==> try-xenon <==
// comp_mult_top
module comp_mult_top #(
parameter NO_MULT   = 4     ,  
parameter APB_BADDR = 0     ,  
parameter SYS_AW    = 16    ,  
parameter REG_DW    = 16       
)(
input                    clk         ,  
input                    rst_n       ,  
input      [ SYS_AW-1:0] apb_paddr   ,  
input                    apb_psel    ,  
input                    apb_penable ,  
input                    apb_pwrite  ,  
input      [REG_DW -1:0] apb_pwdata  ,  
output                   apb_pready  ,  
output reg [REG_DW -1:0] apb_prdata  ,  
output reg               apb_pslverr ,  
output reg               mem_ce      ,  
output reg               mem_we      ,  
output reg [SYS_AW -1:0] mem_addr    ,  
output reg [     8 -1:0] mem_wr_data ,  
input      [     8 -1:0] mem_rd_data    
);
localparam DWIDTH = 8 ;
localparam IDLE   = 2'b00;  
localparam RD_OPS = 2'b01;  
localparam WORK   = 2'b10;  
localparam WR_RES = 2'b11;  
reg  [       REG_DW -1:0] op1_addr      ;  
reg  [       REG_DW -1:0] op2_addr      ;  
reg  [       REG_DW -1:0] res_addr      ;  
reg  [       REG_DW -1:0] no_op         ;  
reg  [       REG_DW -1:0] cfg_start     ;  
reg  [       REG_DW -1:0] sts_stop      ;  
  ...
clock: 7.19 ns
lec_check: 0
abc_area: 1
cap_margin: 25
core_margin: 2
core_utilization: 71
cts_cluster_size: 72
gpl_routability_driven: 0
gpl_timing_driven: 1
hold_slack_margin: 0.29
place_density_lb_addon: 0.07
setup_slack_margin: 1.05
slew_margin: 20
run.sh (not shown) runs the stock make flow with config.mk's settings and CLKGATE_MAP_FILE=.
==> try-nickel (differences from try-xenon) <==
Settings changed: ABC_AREA 1 to not set, CAP_MARGIN 25 to 20, CORE_UTILIZATION 71 to 33, CTS_CLUSTER_SIZE 72 to not set, GPL_ROUTABILITY_DRIVEN 0 to not set, GPL_TIMING_DRIVEN 1 to not set, HOLD_SLACK_MARGIN 0.29 to not set, PLACE_DENSITY_LB_ADDON 0.07 to not set, SETUP_SLACK_MARGIN 1.05 to not set.
==> flow/constraint.sdc (replaced) <==
create_clock -name core_clock -period 9.39 [get_ports {clk}]
set_input_delay 1.8780 -clock core_clock [delete_from_list [all_inputs] [get_ports {clk}]]
set_output_delay 1.8780 -clock core_clock [all_outputs]
set_load 0.01 [all_outputs]
==> try-amber (differences from try-xenon) <==
Settings changed: SETUP_SLACK_MARGIN 1.05 to -0.44, TNS_END_PERCENT set to 45.
==> flow/constraint.sdc (replaced) <==
create_clock -name core_clock -period 6.13 [get_ports {clk}]
set_input_delay 1.2260 -clock core_clock [delete_from_list [all_inputs] [get_ports {clk}]]
set_output_delay 1.2260 -clock core_clock [all_outputs]
set_load 0.01 [all_outputs]
==> comparison <==
- try-xenon died in global routing (5_1_grt), error GRT-0232. try-nickel finished with timing, DRC and antenna clean. try-amber finished but failed the layout checks on setup timing.
- Between try-xenon and try-nickel, the lower synthesized area is in try-nickel (gap about 8%, measured against try-nickel).
- Of try-amber and try-nickel, try-amber has the higher power (gap about 6.5%, measured against try-nickel).
- In try-amber the register-to-register slack is lower than in try-nickel, by 2.8 ns.
- Between try-amber and try-nickel, the lower cell area is in try-nickel (gap about 20%, measured against try-nickel).
- Between try-amber and try-nickel, the lower sequential power is in try-nickel (gap 52%, measured against try-nickel).
- Count of clock-buffer cells in the layout is the same in try-amber and try-nickel.
==> figures <==
quantity	try-nickel	try-xenon	try-amber
Switching part of the total power	39.5%	-	32.6%
Status	complete, no violations	did not finish	complete, but fails checks
Stage where the flow stopped	-	global routing (5_1_grt)	-
Layout check failures	-	-	setup timing
Power in combinational cells	1120 uW	-	418 uW
Data arrival time of the critical path	9.15 ns	-	8.07 ns
Max-area cell share	21.4%	19.8%	19.8%
Cell count of the worst reg-to-reg path	30	-	36
Worst Hold Class	reg2reg	-	reg2reg
Cell type taking the most area	combinational gates	-	combinational gates
Part of the power in combinational logic	41.4%	-	14.4%
Number of design-rule violations left by the first detailed-router iteration	1167	-	4124
Cell area after placement	23400 sq um	26300 sq um	27200 sq um
MUX area fraction	2.88%	0.0486%	0.0486%
Yosys Instances	2497	3367	3367
Vias per cell	5.03	-	6.44

---

==> fjord <==
Starting RTL as in the previous note.
==> flow/design.v (excerpt) <==
module comp_mult_top #(
parameter NO_MULT   = 4     ,  
parameter APB_BADDR = 0     ,  
parameter SYS_AW    = 16    ,  
parameter REG_DW    = 16       
)(
input                    clk         ,  
input                    rst_n       ,  
input      [ SYS_AW-1:0] apb_paddr   ,  
input                    apb_psel    ,  
input                    apb_penable ,  
input                    apb_pwrite  ,  
input      [REG_DW -1:0] apb_pwdata  ,  
output                   apb_pready  ,  
output reg [REG_DW -1:0] apb_prdata  ,  
output reg               apb_pslverr ,  
output reg               mem_ce      ,  
output reg               mem_we      ,  
output reg [SYS_AW -1:0] mem_addr    ,  
output reg [     8 -1:0] mem_wr_data ,  
input      [     8 -1:0] mem_rd_data    
);
clock: 10.0 ns
lec_check: 0
cap_margin: 15
cell_pad_in_sites_global_placement: 2
core_margin: 2
core_utilization: 40
cts_cluster_diameter: 258
cts_cluster_size: 100
slew_margin: 20
tns_end_percent: 15
==> cedar (differences from fjord) <==
Settings changed: CAP_MARGIN 15 to 10, CELL_PAD_IN_SITES_GLOBAL_PLACEMENT 2 to unset, CORE_ASPECT_RATIO set to 0.61, CORE_UTILIZATION 40 to 16, CTS_CLUSTER_DIAMETER 258 to unset, CTS_CLUSTER_SIZE 100 to unset, GPL_TIMING_DRIVEN set to 0, HOLD_SLACK_MARGIN set to 0.25, MAX_ROUTING_LAYER set to met5, MIN_ROUTING_LAYER set to met2, PLACE_DENSITY_LB_ADDON set to 0.21, SLEW_MARGIN 20 to 15, TNS_END_PERCENT 15 to 45.
==> comparison <==
- Between fjord and cedar, the lower cell count is in fjord (gap about 26%, measured against cedar).
- fjord passed the timing, design-rule and antenna checks. cedar produced a clean layout.
- Of fjord and cedar, fjord has the higher register-to-register slack (gap 1.1 ns).
- Against cedar, the via count of fjord is smaller by 31%.
- Total power: fjord is smaller than cedar (about 5%).
- Flip-flop count is the same in fjord and cedar.
- Of cedar and fjord, cedar has the higher cell area (gap 7.6%, measured against fjord).
- Combinational power: fjord is lower than cedar (about 8%).
Power is estimated from default activity; no workload was simulated.
